## CPU
module CPU(input clk,rst,
           output [11:0] imem_addr, input [18:0] imem_data,
           output [7:0] dmem_addr, dmem_wdata, output dmem_we, dmem_re, input [7:0] dmem_rdata);
  wire pop,push,memorywrite,memoryread,writeReg,selRR2,selALU2,selpc,ldz,ldc,selz,selc;
  wire[1:0] selWD,selRet;
  wire[2:0] ALUfn;
  wire ze,c;
  wire[5:0] code;
  datapath dp(pop,push,memorywrite,memoryread,writeReg,selRR2,selALU2,selpc,ldz,ldc,selz,selc,selWD,selRet,ALUfn,clk,rst, ze,c,code,
              imem_addr, imem_data, dmem_addr, dmem_wdata, dmem_rdata);
  controller cl( code, ze,c,rst, pop,push,memorywrite,memoryread,writeReg,selRR2,selALU2,selpc,ldz,ldc,selz,selc,selWD,selRet,ALUfn);
  assign dmem_we = memorywrite;
  assign dmem_re = memoryread;
endmodule
For scale: about 1800 cells after synthesis, roughly 170 flip-flops, roughly 0.013 mm^2 of cells after synthesis.
Settings: LEC_CHECK=0, ABC_AREA=1, CAP_MARGIN=20, CORE_ASPECT_RATIO=0.5, CORE_MARGIN=2, CORE_UTILIZATION=72, CTS_CLUSTER_DIAMETER=399, CTS_CLUSTER_SIZE=100, PLACE_DENSITY=0.38, SLEW_MARGIN=20, TNS_END_PERCENT=10; clock period 4.09 ns.
run.sh (not shown) runs the stock make flow with config.mk's settings and CLKGATE_MAP_FILE=.
The starting point ended with an error in global routing, error GRT-0232.
Rerun with:
ABC_AREA = not set   (was 1)
CORE_ASPECT_RATIO = not set   (was 0.5)
CORE_UTILIZATION = 61   (was 72)
CTS_CLUSTER_DIAMETER = not set   (was 399)
CTS_CLUSTER_SIZE = not set   (was 100)
PLACE_DENSITY = not set   (was 0.38)
SETUP_SLACK_MARGIN = 1.61   (was not set)
TNS_END_PERCENT = not set   (was 10)
clock period = 5.6 ns   (was 4.09 ns; I/O delays follow)
Outcome:
- The changed run ran to the end with violations: setup timing
- die size rose by 19%
- synthesized cell count fell by 21%
- synthesized area rose by 1.6%
Rerun with:
CORE_UTILIZATION = 57   (was 61)
SETUP_SLACK_MARGIN = not set   (was 1.61)
clock period = 3.56 ns   (was 5.6 ns; I/O delays follow)
The changed run reached the layout checks and failed them: setup timing.
First-iteration DRC count rose by 4.6%.
Die size rose by 6.8%.
Wire length rose by 1.8%.
Cell area rose by about 3%.
Non-clock buffer count rose by 77.
Sequential power rose by about 55%.
Via count rose by 1.1%.
Total power rose by 57%.
Sequential share of layout area fell by 0.72 points.
Count of clock-buffer cells in the layout fell by 1.
Rerun with:
CORE_UTILIZATION = 40   (was 57)
GPL_ROUTABILITY_DRIVEN = 0   (was not set)
MAX_ROUTING_LAYER = met4   (was not set)
clock period = 5.93 ns   (was 3.56 ns; I/O delays follow)
The changed run finished but failed the layout checks on setup timing; global-route usage came out lower by 14 points; sequential share of layout area went up by 2.1 points; wire length drops by about a fifth.

* * *

Starting RTL as in the previous note.
Settings: LEC_CHECK=0, CAP_MARGIN=20, CORE_MARGIN=2, CORE_UTILIZATION=40, SLEW_MARGIN=20; clock period 7.36 ns.
The starting point completed without violations.
Change:
Settings changed: SETUP_SLACK_MARGIN from default to 0.68.
Result: Worst setup slack gets better by 6.2 ps. Hold slack is worse by 6.9 ps. Wire length rose by 1.6%. Power grows by 3.0%. Register-to-register slack gets worse by 20 ps. Critical path depth grows by 2. Global-route usage goes up by 0.24 points. Via count rises by 1.3%.
Change:
Settings changed: CORE_UTILIZATION 40 to 57, SETUP_SLACK_MARGIN 0.68 to 0.98.
Clock period 7.36 ns to 3.56 ns, I/O delays scaled along.
After rerunning:
- The new run reached the layout checks and failed them: negative setup slack
- cell area increases by 17%
- synthesized area does not change
- final cell count increases by 4.4%
- wire length increases by 28%
- worst setup slack degrades by 2400 ps
- sequential cell count does not change
- power increases to 2.5 times its value
- combinational power increases to 3.0 times its value
- core utilization increases by 35 points

* * *

== run A ==
Starting RTL as in the previous note.
make LEC_CHECK=0 ABC_AREA=1 CAP_MARGIN=20 CORE_MARGIN=2 CORE_UTILIZATION=69 CTS_CLUSTER_DIAMETER=399 CTS_CLUSTER_SIZE=100 PLACE_DENSITY=0.35 SLEW_MARGIN=20 TNS_END_PERCENT=10 finish   # period 4.09 ns
The layout from run A, despite a flow that completed every stage, fails the layout checks, with the failing checks listed as negative setup slack.
Changes in run B relative to run A:
Settings: clearing PLACE_DENSITY, which used to be 0.35; swapping 20 for 10 in CAP_MARGIN; swapping 69 for 72 in CORE_UTILIZATION; putting SETUP_SLACK_MARGIN at -0.39 where nothing was set.
--- outcome ---
Run B never completed, since it errored out during global routing. Ran to the end and failed final checks on negative setup slack: run A. Re count of mapped cells out of synthesis: no difference whatsoever between run A and run B. Number of post-CTS setup repair buffers in run B vs run A: down 7. Reported for run A and run B, simple-gate portion of the synthesized area turned out identical to the last digit. On count of cells resized by post-cts repair, the lower figure sits with run B, not run A. For number of CTS-inserted buffers, run A and run B come out practically identical. Taking run A as the reference, in run B die size decreased about 4%, post-synth area from yosys stat essentially unchanged, area inside the core boundary decreased about 4%. Re number of top-level pins: no difference whatsoever between run B and run A. When run B is measured against run A, its post-detailed-placement cell area turns out 0.48% lower. Overall die width: run B lower than run A.
The inputs of run C differ from those of run B as listed below.
Settings: a change of CORE_UTILIZATION from 72 to 49; a deleted CTS_CLUSTER_SIZE that had been 100; a deleted CTS_CLUSTER_DIAMETER that had been 399; a deleted TNS_END_PERCENT that had been 10; a change of CAP_MARGIN from 10 to 20; a deleted SETUP_SLACK_MARGIN that had been -0.39; a deleted ABC_AREA that had been 1; a change of the clock period (ns, I/O delays scaled along) from 4.09 to 7.36.
In the tables for run C and run B, row count reads higher with run C. [compare] base=run B new=run C: portion of the post-synthesis area used by sequential elements fell 0.55 points, synthesized area shows an increase of about 1.6%, instance tally after logic synthesis moved down. As far as number of I/O pins is concerned, run B and run C perform about the same. On half-perimeter wire length after placement, run B loses to run C. The post-synthesis share of cell area spent on and, or, nand and nor gates in run C sits 11 points below the value recorded for run B. From run B to run C the numbers moved as follows: global placer's final weighted congestion lower; area inside the core boundary higher; summed standard-cell area reported by yosys higher. Summary of run B and run C: one run falls short of a clean finish, namely run B. global routing: run B exited with error.
Edits applied to the flow inputs when going from run C to run D:
Settings: CORE_UTILIZATION now 57, was 49; CTS_CLUSTER_SIZE now 99, previously not set; the clock period (ns, I/O delays scaled along) now 3.67, was 7.36.
==> comparison <==
Of run D and run C, the run reporting the higher sequential share of cell area was run C. Power in sequential cells: run D vs run C up 99%. Relative to run C, global-route usage increased by 9.1 points in run D. Run D gives more final design instance area without fill than run C did. Nothing crashed in run D and all stages finished; the problem is that the final layout failed, the offending checks being negative setup slack. Register-to-register slack came out lower on run D than on run C. The higher tap cell count came out of run C.
No activity file was given, so power comes from the tool's default toggle rates.
